## gamma
==> flow/design.v <==
module divider(
    input logic [15:0]  dividend,
    output logic [15:0] quotient,
    output logic [15:0] remainder
);
    localparam logic[15:0] MAGIC = 16'h000047AF;
    logic [31:0]           temp;
    logic [31:0]           q;
    logic [15:0]           diff, t;
    assign temp = MAGIC * dividend[14:0];
    assign q = temp[31:16];
    assign diff = (dividend[14:0] - q) >> 1;
    assign t = diff + q;
    assign quotient = t >> 6;
    assign remainder[14:0] = dividend[14:0] - ((quotient << 6) + (quotient << 5) + (quotient << 2));
    assign remainder[15] = dividend[15];
endmodule
module input_circuit(
    input logic clk,
    input logic rst_n,
    input logic init_i,
    input logic stop_i,
    input logic [15:0] data_i,
    input logic valid_1,
    output logic ready_1,
    output logic [15:0] data_o,
    output logic valid_2,
    input  logic ready_2,
    output logic[15:0] total_num_turns_o
);
    logic[15:0] skid_buffer;
    logic       skid_buffer_empty;
    logic       r_init;
    logic       t1_done, t2_done;
    assign t1_done = ready_1 && valid_1;
    assign t2_done = ready_2 && valid_2;
    always_ff @(posedge clk) begin
        if(!rst_n) begin
            ready_1 <= 0;
        end
        else begin
            if(r_init)
              ready_1 <= !t1_done;
            else begin
                if(!stop_i) begin
                    if(skid_buffer_empty) begin
                        if((!valid_2) || t2_done)
                          ready_1 <= 1;
                        else ready_1 <= 0;
                    end else ready_1 <= 0;
                end
                else
                    ready_1 <= 0;
            end
        end
    end
    always_ff @(posedge clk) begin
        if(!rst_n) begin
            valid_2 <= 0;
        end
        else begin
            if(r_init)
              valid_2 <= 0;
            else begin
                if(t2_done) begin
                    if(skid_buffer_empty) begin
                        if(t1_done) begin
                            data_o <= data_i;
                            valid_2 <= 1;
                        end
                        else begin
                            valid_2 <= 0;
                        end
                    end
                    else begin
                        data_o <= skid_buffer;
                        valid_2 <= 1;
                    end
                end
                else if(!valid_2) begin
                    if(t1_done) begin
                        data_o <= data_i;
                        valid_2 <= 1;
                    end
                end
            end
        end
    end
    always_ff @(posedge clk) begin
        if(!rst_n) begin
            r_init <= 0;
            skid_buffer_empty <= 1;
        end
        else begin
            if(r_init) begin
                if(t1_done) begin
                    r_init <= 0;
                    total_num_turns_o <= data_i;
                end
            end
            else begin
                if(init_i)
                    r_init <= 1;
                if(t1_done && valid_2 && !t2_done) begin
                    skid_buffer <= data_i;
                    skid_buffer_empty <= 0;
                end
                else if(!t1_done && t2_done && !skid_buffer_empty) begin
                    skid_buffer_empty <= 1;
                end
            end
        end
    end
endmodule
module dial_solver(
        input logic [15:0] val,
        input logic        valid_i,
        input logic        clk,
        input logic        rst_n,
        input logic [15:0] full_turns,
        output logic       ready,
        output logic       valid,
        output logic [31:0] password
);
    logic signed[31:0] dial;
    logic signed[31:0] old_dial;
    logic [15:0] rval;
    typedef enum logic {
        LEFT = 0,
        RIGHT = 1
    } turn_t;
    typedef enum logic[2:0]{
        IDLE,
        READY,
        CHECK_TURN,
        R_END,
        L_END
    }state_t;
    logic turn;
    state_t state;
    assign turn = rval[15];
    always_ff @(posedge clk) begin
        if(!rst_n) begin
            ready <= 0;
            password <= 0;
            dial <= 50;
            state <= IDLE;
        end
        else begin
            unique case(state)
                IDLE: begin
                    ready <= 1;
                    state <= READY;
                end
                READY: begin
                    if(valid_i) begin
                      old_dial <= dial;
                      password <= password + full_turns;
                      rval <= val;
                      state <= CHECK_TURN;
                      ready <= 0;
                    end
                end
                CHECK_TURN: begin
                    if(turn == RIGHT) begin
                      dial <= dial + rval[14:0];
                      state <= R_END;
                    end
                    else begin
                      dial <= dial - rval[14:0];
                      state <= L_END;
                    end
                end
                R_END: begin
                    if(dial > 99) begin
                        dial <= dial - 100;
                        password <= password + 1;
                    end
                    state <= READY;
                    ready <= 1;
                end
                L_END: begin
                    if(dial < 0) begin
                      dial <= dial + 100;
                    end
                    if((dial < 0 || dial == 0) && old_dial != 0)
                        password <= password + 1;
                    state <= READY;
                    ready <= 1;
                end
            endcase
        end
    end
endmodule
module top(input logic [15:0]  data_i,
           input logic         valid_i,
           input logic         clk,
           input logic         rst_n,
           output logic        ready_o,
           output logic valid_o,
           output logic [31:0] password_o);
    logic [15:0] dividend;
    logic [15:0] quotient;
    logic [15:0] remainder;
    logic        init;
    logic        stop;
    logic [31:0] turns;
    logic        ready1;
    logic        valid2, ready2;
    logic        valid3;
    logic [15:0] cnt;
    logic [15:0] total_num_turns;
    typedef enum logic[2:0] {
        IDLE,
        CHECK_TOTAL_CNT,
        ACTIVE,
        WAIT1,
        WAIT2,
        DONE
    }state_t;
    state_t state;
    always_ff @(posedge clk) begin
        if(!rst_n) begin
            state <= IDLE;
            valid_o <= 0;
            init <= 1;
            stop <= 1;
            cnt <= 0;
        end
        else begin
            unique case(state)
                IDLE: begin
                    if(valid_i && ready_o) begin
                        init <= 0;
                        state <= CHECK_TOTAL_CNT;
                    end
                end
                CHECK_TOTAL_CNT: begin
                    if(cnt == total_num_turns) begin
                        state <= DONE;
                    end
                    else begin
                        state <= ACTIVE;
                        stop <= 0;
                        init <= 0;
                    end
                end
                ACTIVE:begin
                    if(ready_o && valid_i) begin
                        cnt <= cnt + 1;
                        if(cnt + 1 == total_num_turns) begin
                            state <= WAIT1;
                            stop <= 1;
                        end
                    end
                end
                WAIT1: begin
                    state <= WAIT2;
                end
                WAIT2: begin
                    if(ready2 && !valid2) begin
                        valid_o <= 1;
                        state <= DONE;
                    end
                end
                DONE:begin
                    valid_o <= 0;
                    stop <= 1;
                    init <= 1;
                    state <= IDLE;
                end
            endcase
        end
    end
    input_circuit ic (
        .clk (clk),
        .rst_n (rst_n),
        .data_i (data_i),
        .valid_1 (valid_i),
        .ready_1 (ready_o),
        .data_o (dividend),
        .valid_2 (valid2),
        .ready_2 (ready2),
        .total_num_turns_o (total_num_turns),
        .init_i (init),
        .stop_i (stop));
    divider d(.dividend (dividend),
              .quotient (quotient),
              .remainder (remainder));
    dial_solver ds(.val (remainder),
                  .valid_i (valid2),
                  .clk (clk),
                  .rst_n (rst_n),
                  .ready (ready2),
                  .valid (valid_3),
                  .password (password_o),
                  .full_turns (quotient));
endmodule
==> flow/config.mk <==
export PLATFORM = sky130hd
export DESIGN_NAME = top
export DESIGN_NICKNAME = top
export VERILOG_FILES = /design/flow/design.v
export SDC_FILE = /design/flow/constraint.sdc
export NUM_CORES = 4
export LEC_CHECK = 0
export CAP_MARGIN = 5
export CORE_MARGIN = 2
export CORE_UTILIZATION = 46
export CTS_CLUSTER_DIAMETER = 278
export CTS_CLUSTER_SIZE = 11
export MAX_ROUTING_LAYER = met4
export PLACE_DENSITY = 0.57
export SLEW_MARGIN = 30
export TNS_END_PERCENT = 95
==> flow/constraint.sdc <==
create_clock -name core_clock -period 16.1 [get_ports {clk}]
set_input_delay 3.2200 -clock core_clock [delete_from_list [all_inputs] [get_ports {clk}]]
set_output_delay 3.2200 -clock core_clock [all_outputs]
set_load 0.01 [all_outputs]
run.sh (not shown) runs the stock make flow with config.mk's settings and CLKGATE_MAP_FILE=.
> inputs changed (gamma -> delta)
Settings: CORE_UTILIZATION: 46 -> 67; PLACE_DENSITY: 0.57 -> 0.95; SLEW_MARGIN: 30 -> 20; MAX_ROUTING_LAYER: met4 -> met5; the clock period (ns, I/O delays scaled along): 16.1 -> 8.22.
--- outcome ---
- The remaining runs in gamma and delta completed every stage, whereas delta halted early.
- Compared with gamma, delta shows number of placed instances with taps included that has gone up by a few percent.
- [compare] base=gamma new=delta: mean cell area of the mapped netlist stayed essentially flat; total cell area at the placement stage rose by 10%; floorplan utilization rose by 21 points.
- Count of standard-cell rows down 12 in delta wrt gamma

* * *

Starts from the design.v that is shown in full above.
clock: 12.6 ns
lec_check: 0
cap_margin: 20
core_margin: 2
core_utilization: 41
place_density: 0.6
slew_margin: 20
The starting point completed without violations.
Next try:
--- a/flow/config.mk
+++ b/flow/config.mk
@@ -7,5 +7,6 @@
 export LEC_CHECK = 0
-export CAP_MARGIN = 20
+export CAP_MARGIN = 40
 export CORE_MARGIN = 2
-export CORE_UTILIZATION = 41
+export CORE_UTILIZATION = 40
+export HOLD_SLACK_MARGIN = 0.11
 export PLACE_DENSITY = 0.6
==> flow/constraint.sdc (replaced) <==
create_clock -name core_clock -period 13.0 [get_ports {clk}]
set_input_delay 2.6000 -clock core_clock [delete_from_list [all_inputs] [get_ports {clk}]]
set_output_delay 2.6000 -clock core_clock [all_outputs]
set_load 0.01 [all_outputs]
Outcome: Sequential cell count stays the same; hold slack gets worse by 0.0073 ns; first-iteration DRC count went up by about 40%; critical path depth shrinks by 2; global-route usage stays flat; utilization fell by 1.9 points; synthesized area stays the same; die size increases by 2.5%; worst setup slack improved by 0.10 ns; via count barely changes.

* * *

Starts from the design.v that is shown in full above.
export LEC_CHECK = 0
export ABC_AREA = 1
export CAP_MARGIN = 20
export CORE_MARGIN = 2
export CORE_UTILIZATION = 68
export CTS_CLUSTER_DIAMETER = 365
export PLACE_DENSITY = 0.37
export SLEW_MARGIN = 20
create_clock -name core_clock -period 6.56 [get_ports {clk}]
The baseline failed in global routing (5_1_grt), error ODB-0269.
Rerun with:
ABC_AREA = default   (was 1)
CORE_UTILIZATION = 72   (was 68)
CTS_CLUSTER_DIAMETER = default   (was 365)
PLACE_DENSITY = 0.68   (was 0.37)
clock period = 10.4 ns   (was 6.56 ns; I/O delays follow)
Effect:
- The new run reached the layout checks and failed them: setup timing
- die size drops by about 9%
- synthesized area drops by 4.0%
- synthesized cell count drops by about 20%
Rerun with:
CORE_UTILIZATION = 40   (was 72)
PLACE_DENSITY = 0.6   (was 0.68)
clock period = 13.0 ns   (was 10.4 ns; I/O delays follow)
What happened: The new run completed with no timing, DRC or antenna violations. Via count is lower by 26%. Synthesized area does not change. Wire length is lower by 39%. Count of clock-buffer cells in the layout is higher by 1. Final cell count is about the same. Design area is lower by 11%. Global-route usage is lower by 27 points. Setup slack is better by 3600 ps.
Rerun with:
ABC_AREA = 1   (was default)
CORE_UTILIZATION = 72   (was 40)
PLACE_DENSITY = default   (was 0.6)
clock period = 11.3 ns   (was 13.0 ns; I/O delays follow)
After rerunning: Utilization came out higher by 35 points; flip-flop count does not change; cell count climbs by 8.8%; synthesized cell count grows by 24%; via count grows by 23%; area after synthesis is higher by 4.2%.

* * *

Setup of wip/umber:
// top: RTL as listed in full above, without the edits since
Settings: LEC_CHECK=0, CAP_MARGIN=20, CORE_MARGIN=2, CORE_UTILIZATION=72, CTS_CLUSTER_SIZE=32, PLACE_DENSITY_LB_ADDON=0.0, SETUP_SLACK_MARGIN=1.3, SLEW_MARGIN=20; clock period 10.4 ns.
Although it ran to completion, wip/umber produced a layout that fails the final checks because of negative setup slack.
### wip/umber -> wip/xenon
Settings: PLACE_DENSITY_LB_ADDON no longer set, was 0.0; PLACE_DENSITY now 0.6, previously not set; SETUP_SLACK_MARGIN no longer set, was 1.3; CORE_UTILIZATION now 40, was 72; CTS_CLUSTER_SIZE no longer set, was 32; the clock period (ns, I/O delays scaled along) now 12.6, was 10.4.
==> comparison <==
wip/xenon: done, clean on timing, DRC and antenna
Comparing wip/xenon and wip/umber, the lower detailed-route wire length is on wip/xenon.
wip/umber -> wip/xenon: number of CTS-inserted buffers delta 0, exact match
Taking wip/umber as the reference, in wip/xenon global-route wire length before repair fell by 16000 µm; filler cell count rose by 320%.
Compared with wip/umber, in wip/xenon final cycle utilization of the critical path shrank by 30 points, placed wire-length estimate shrank by about 10%, maximum fanout count along the critical path shrank by 4.
[compare] base=wip/umber new=wip/xenon: shortest clock period the worst path allows after layout now sits lower, global-route usage now sits lower.
Relative to wip/xenon, the following input files were edited for wip/raven:
Settings: CORE_UTILIZATION changed from 40 to 72; CTS_CLUSTER_DIAMETER newly set to 142; PLACE_DENSITY changed from 0.6 to 0.4; SETUP_SLACK_MARGIN newly set to 2.96; the clock period (ns, I/O delays scaled along) changed from 12.6 to 10.4.
Findings:
Complete run, failing final checks: wip/raven, reason negative setup slack.
wip/raven: routed metal-1 wirelength 2000 µm above wip/xenon
wip/raven vs wip/xenon: vertical die dimension down in wip/raven
Non-filler instance count after layout (lower): wip/raven
Critical path depth is lower on wip/xenon
In the reports for wip/raven and wip/xenon, the larger global-route track usage on met2 belongs to wip/raven.
Summary of wip/raven over wip/xenon: routed wire length now larger; average wire per standard cell now larger.
In the metrics for wip/raven and wip/xenon, the one carrying the lower synthesis-to-finish area growth is wip/xenon.

* * *

exp/garnet:
RTL: the design.v shown in full above, as it stands there.
clock: 8.75 ns
lec_check: 0
cap_margin: 20
core_margin: 2
core_utilization: 72
cts_cluster_diameter: 379
cts_cluster_size: 39
hold_slack_margin: -0.1
max_routing_layer: met5
place_density: 0.65
setup_slack_margin: 1.43
slew_margin: 40
tns_end_percent: 75
The layout from exp/garnet, despite a flow that completed every stage, fails the layout checks, with the failing checks listed as negative setup slack.
Edits applied to the flow inputs when going from exp/garnet to exp/raven:
Settings: a change of SLEW_MARGIN from 40 to 20; a deleted CTS_CLUSTER_SIZE that had been 39; a deleted TNS_END_PERCENT that had been 75; an added CORE_ASPECT_RATIO of 0.72; a deleted HOLD_SLACK_MARGIN that had been -0.1; a deleted PLACE_DENSITY that had been 0.65; a deleted MAX_ROUTING_LAYER that had been met5; a deleted CTS_CLUSTER_DIAMETER that had been 379; a deleted SETUP_SLACK_MARGIN that had been 1.43; a change of CAP_MARGIN from 20 to 40; a change of the clock period (ns, I/O delays scaled along) from 8.75 to 10.4.
### Flow results
The synthesis-to-layout area growth of exp/raven is lower than that of exp/garnet. For the cell area, exp/raven came in about 1.4% lower than exp/garnet did. Delta (exp/raven minus exp/garnet): count of instances resized after the clock tree is built went down. Compared with exp/garnet, exp/raven improves timing-limited maximum frequency. exp/raven against exp/garnet: sequential share of layout area increased by 0.29 points relative to the old numbers. The placer's final routability congestion estimate was comparable across exp/garnet and exp/raven. Chip width, exp/garnet and exp/raven: smaller value in exp/garnet. To summarise exp/raven: no stage aborted, but the layout did not pass its checks, failing on negative setup slack.
diff inputs: exp/raven => exp/indigo
Settings: PLACE_DENSITY now 0.37, previously not set; ABC_AREA now 1, previously not set; CTS_CLUSTER_SIZE now 10, previously not set; CTS_CLUSTER_DIAMETER now 365, previously not set; CORE_ASPECT_RATIO no longer set, was 0.72; the clock period (ns, I/O delays scaled along) now 6.56, was 10.4.
--- outcome ---
No final results exist for exp/indigo, since it was stopped by error GRT-0232 during global routing.
[exp/raven] flow finished | final checks: failed | reasons: negative setup slack
From exp/raven to exp/indigo, number of buffers created by CTS did not move at all.
Adder-cell share of the synthesized area on exp/indigo is down relative to exp/raven.
When exp/indigo is measured against exp/raven, its area fraction in and, or, nand and nor cells turns out 7.6 points higher.
When the final numbers for exp/raven and exp/indigo were put side by side, the post-synthesis mux area share turned out to be smaller in exp/indigo.
Compared with exp/raven, exp/indigo shows a higher post-synthesis instance total.
In exp/indigo the share of the synthesized netlist area taken by xor and xnor gates turned out 4.4 points lower than in exp/raven.
Input changes introduced in exp/quartz (baseline for comparison: exp/indigo):
Settings: swapping 40 for 20 in CAP_MARGIN; clearing CTS_CLUSTER_DIAMETER, which used to be 365; clearing CTS_CLUSTER_SIZE, which used to be 10; clearing PLACE_DENSITY, which used to be 0.37; swapping 6.56 for 11.4 in the clock period (ns, I/O delays scaled along).
[summary]
- Re number of I/O pins: no difference whatsoever between exp/indigo and exp/quartz.
- Simple-gate portion of the synthesized area: exp/quartz vs exp/indigo identical
- exp/indigo is listed as incomplete: the tool reported an error in global routing and the run ended there.
- exp/quartz: no failed stages, no open violations at the end
- Comparing exp/indigo against exp/quartz, there is no change at all in synthesized cell count.
- Between exp/indigo and exp/quartz, the flow reports global placement routability congestion decreasing by a few percent.
- Against exp/indigo, cell count after placement in exp/quartz fell by a little under 10%.
- Compared with exp/indigo, in exp/quartz core utilization at floorplan now sits at about the same level, number of enable flip-flop cells now sits at about the same level, placement-stage cell area now sits lower, post-cts resize count now sits lower.
Here is what was changed in the inputs of exp/delta compared with exp/quartz.
Settings: setting PLACE_DENSITY_LB_ADDON to 0.28 for the first time; changing SLEW_MARGIN from 20 to 40; changing the clock period (ns, I/O delays scaled along) from 11.4 to 9.25.
Notes after the runs:
- The flow ended early for exp/delta: it failed with a tool error in global routing.
- Compared exp/delta against exp/quartz; placeable core region within noise.
- On starting density of the core, exp/quartz and exp/delta are neck and neck.
- In the metrics for exp/quartz and exp/delta, the one carrying the higher instance area at placement is exp/delta.
- [diff] HPWL after detailed placement, exp/delta relative to exp/quartz: regression
- Compared with exp/quartz, exp/delta shows a lower routability congestion estimate from global placement.
